// DotProduct
module DotProduct(  
  input         clock,  
  input  [7:0]  io_a_0,
  input  [7:0]  io_a_1,
  input  [7:0]  io_a_2,
  input  [7:0]  io_a_3,
  input  [7:0]  io_a_4,
  input  [7:0]  io_a_5,
  input  [7:0]  io_a_6,
  input  [7:0]  io_a_7,
  input  [7:0]  io_a_8,
  input  [7:0]  io_a_9,
  input  [7:0]  io_a_10,
  input  [7:0]  io_a_11,
  input  [7:0]  io_a_12,
  input  [7:0]  io_a_13,
  input  [7:0]  io_a_14,
  input  [7:0]  io_a_15,
  input  [7:0]  io_b_0,  
  input  [7:0]  io_b_1,  
  input  [7:0]  io_b_2,  
  input  [7:0]  io_b_3,  
  input  [7:0]  io_b_4,  
  input  [7:0]  io_b_5,  
  input  [7:0]  io_b_6,  
  input  [7:0]  io_b_7,  
  input  [7:0]  io_b_8,  
  input  [7:0]  io_b_9,  
  input  [7:0]  io_b_10,  
  input  [7:0]  io_b_11,  
  input  [7:0]  io_b_12,  
  input  [7:0]  io_b_13,  
  input  [7:0]  io_b_14,  
  input  [7:0]  io_b_15,  
  output [20:0] io_y  
);
  wire  m_0_clock;  
  wire [7:0] m_0_io_a;  
  wire [7:0] m_0_io_b;  
  wire [15:0] m_0_io_c;  
  wire [16:0] m_0_io_y;  
  wire  m_1_clock;  
  wire [7:0] m_1_io_a;  
  wire [7:0] m_1_io_b;  
  wire [15:0] m_1_io_c;  
  wire [16:0] m_1_io_y;  
  wire  m_2_clock;  
  wire [7:0] m_2_io_a;  
  wire [7:0] m_2_io_b;  
  wire [15:0] m_2_io_c;  
  wire [16:0] m_2_io_y;  
  wire  m_3_clock;  
  wire [7:0] m_3_io_a;  
  wire [7:0] m_3_io_b;  
  wire [15:0] m_3_io_c;  
  wire [16:0] m_3_io_y;  
  wire  m_4_clock;  
  wire [7:0] m_4_io_a;  
  wire [7:0] m_4_io_b;  
  wire [15:0] m_4_io_c;  
  wire [16:0] m_4_io_y;  
  wire  m_5_clock;  
  wire [7:0] m_5_io_a;  
  wire [7:0] m_5_io_b;  
  wire [15:0] m_5_io_c;  
  wire [16:0] m_5_io_y;  
  wire  m_6_clock;  
  wire [7:0] m_6_io_a;  
  wire [7:0] m_6_io_b;  
  wire [15:0] m_6_io_c;  
  wire [16:0] m_6_io_y;  
  wire  m_7_clock;  
  wire [7:0] m_7_io_a;  
  wire [7:0] m_7_io_b;  
  wire [15:0] m_7_io_c;  
  wire [16:0] m_7_io_y;  
  wire  m_8_clock;  
  wire [7:0] m_8_io_a;  
  wire [7:0] m_8_io_b;  
  wire [15:0] m_8_io_c;  
  wire [16:0] m_8_io_y;  
  wire  m_9_clock;  
  wire [7:0] m_9_io_a;  
  ...
For scale: ~280 I/O pins, ~66000 um2 of cells after synthesis.
make LEC_CHECK=0 CAP_MARGIN=5 CORE_MARGIN=2 CORE_UTILIZATION=72 GPL_TIMING_DRIVEN=1 MAX_ROUTING_LAYER=met4 PLACE_DENSITY=0.65 SLEW_MARGIN=40 finish   # period 3.77 ns
run.sh (not shown) runs the stock make flow with config.mk's settings and CLKGATE_MAP_FILE=.
The first run ran to the end with violations: setup timing.
Then changed:
- ABC_AREA: default -> 1
- CORE_UTILIZATION: 72 -> 58
- MAX_ROUTING_LAYER: met4 -> default
- PLACE_DENSITY: 0.65 -> default
- PLACE_DENSITY_LB_ADDON: default -> 0.06
- clock period: 3.77 -> 3.48 ns (I/O delays scaled with it)
What happened: The new run finished but fails on setup timing. Die size rose by about 36%. Power rose by about 13%. Core utilization fell by 17 points. Area after synthesis rose by about 10%. Global-route usage fell by 11 points. Hold slack is worse by 0.043 ns.
Then changed:
- ABC_AREA: 1 -> default
- CAP_MARGIN: 5 -> 30
- CORE_UTILIZATION: 58 -> 72
- PLACE_DENSITY_LB_ADDON: 0.06 -> default
- clock period: 3.48 -> 4.12 ns (I/O delays scaled with it)
What happened: The changed run finished but fails on setup timing. Wire length climbs by about 2.4%. First-iteration DRC count increases by about 22%. Total power drops by about 25%. Synthesized cell count is lower by 29%. Clock power fell by about 20%. Flip-flop count is unchanged. Sequential share of layout area went up by 2.2 points. Setup slack improves by 0.11 ns. Count of clock-buffer cells in the layout increases by 7. Design area decreases by 12%.
Then changed:
- CTS_CLUSTER_DIAMETER: default -> 361
- GPL_TIMING_DRIVEN: 1 -> default
- MAX_ROUTING_LAYER: default -> met4
- SLEW_MARGIN: 40 -> 20
- clock period: 4.12 -> 3.79 ns (I/O delays scaled with it)
=> The new run completed, yet does not pass: setup timing. Core utilization went up by 1.9 points. Final area went up by a few percent. Clock-buffer cell count went down by 2. Cell count went up slightly. Routed wire length went up by a little under a tenth. Via count went up by a few percent. Setup slack loses 0.29 ns. Area after synthesis is unchanged.

========
Starting RTL as in the previous note.
make LEC_CHECK=0 ABC_AREA=1 CAP_MARGIN=20 CORE_ASPECT_RATIO=0.5 CORE_MARGIN=2 CORE_UTILIZATION=72 CTS_CLUSTER_DIAMETER=338 CTS_CLUSTER_SIZE=99 PLACE_DENSITY=0.37 SLEW_MARGIN=20 TNS_END_PERCENT=5 finish   # period 1.25 ns
The first run never finished: it broke off in global routing (5_1_grt).
Next try:
ABC_AREA = default   (was 1)
CAP_MARGIN = 30   (was 20)
CORE_ASPECT_RATIO = default   (was 0.5)
CTS_CLUSTER_DIAMETER = default   (was 338)
CTS_CLUSTER_SIZE = default   (was 99)
MAX_ROUTING_LAYER = met4   (was default)
PLACE_DENSITY = default   (was 0.37)
TNS_END_PERCENT = default   (was 5)
clock period = 3.79 ns   (was 1.25 ns; I/O delays follow)
After rerunning:
- This time the run finished but fails on setup timing
- die area shrinks by about 9%
- synthesized cell count falls by about 30%
- area after synthesis went down by 9.2%
Next try:
CTS_CLUSTER_DIAMETER = 29   (was default)
SETUP_SLACK_MARGIN = 1.19   (was default)
clock period = 4.11 ns   (was 3.79 ns; I/O delays follow)
Outcome: The new run finished but failed the layout checks on setup timing; worst setup slack improves by 230 ps; global-route usage barely changes; count of clock-buffer cells in the layout rose by 81; via count fell by 4.4%; utilization fell by 1.2 points; fmax fell by about 2%; total power fell by about 5.4%; clock skew rose by 11 ps; synthesized area stays the same; worst hold slack improves by 8.6 ps; cell area fell by 1.3%.
Next try:
SETUP_SLACK_MARGIN = default   (was 1.19)
clock period = 3.79 ns   (was 4.11 ns; I/O delays follow)
=>
- The changed run did not get past global routing (5_1_grt) with ODB-0269
- synthesized area is unchanged
- die size stays the same
- synthesized cell count does not change
Power figures rest on the tool's default switching activity, not on a simulated workload.
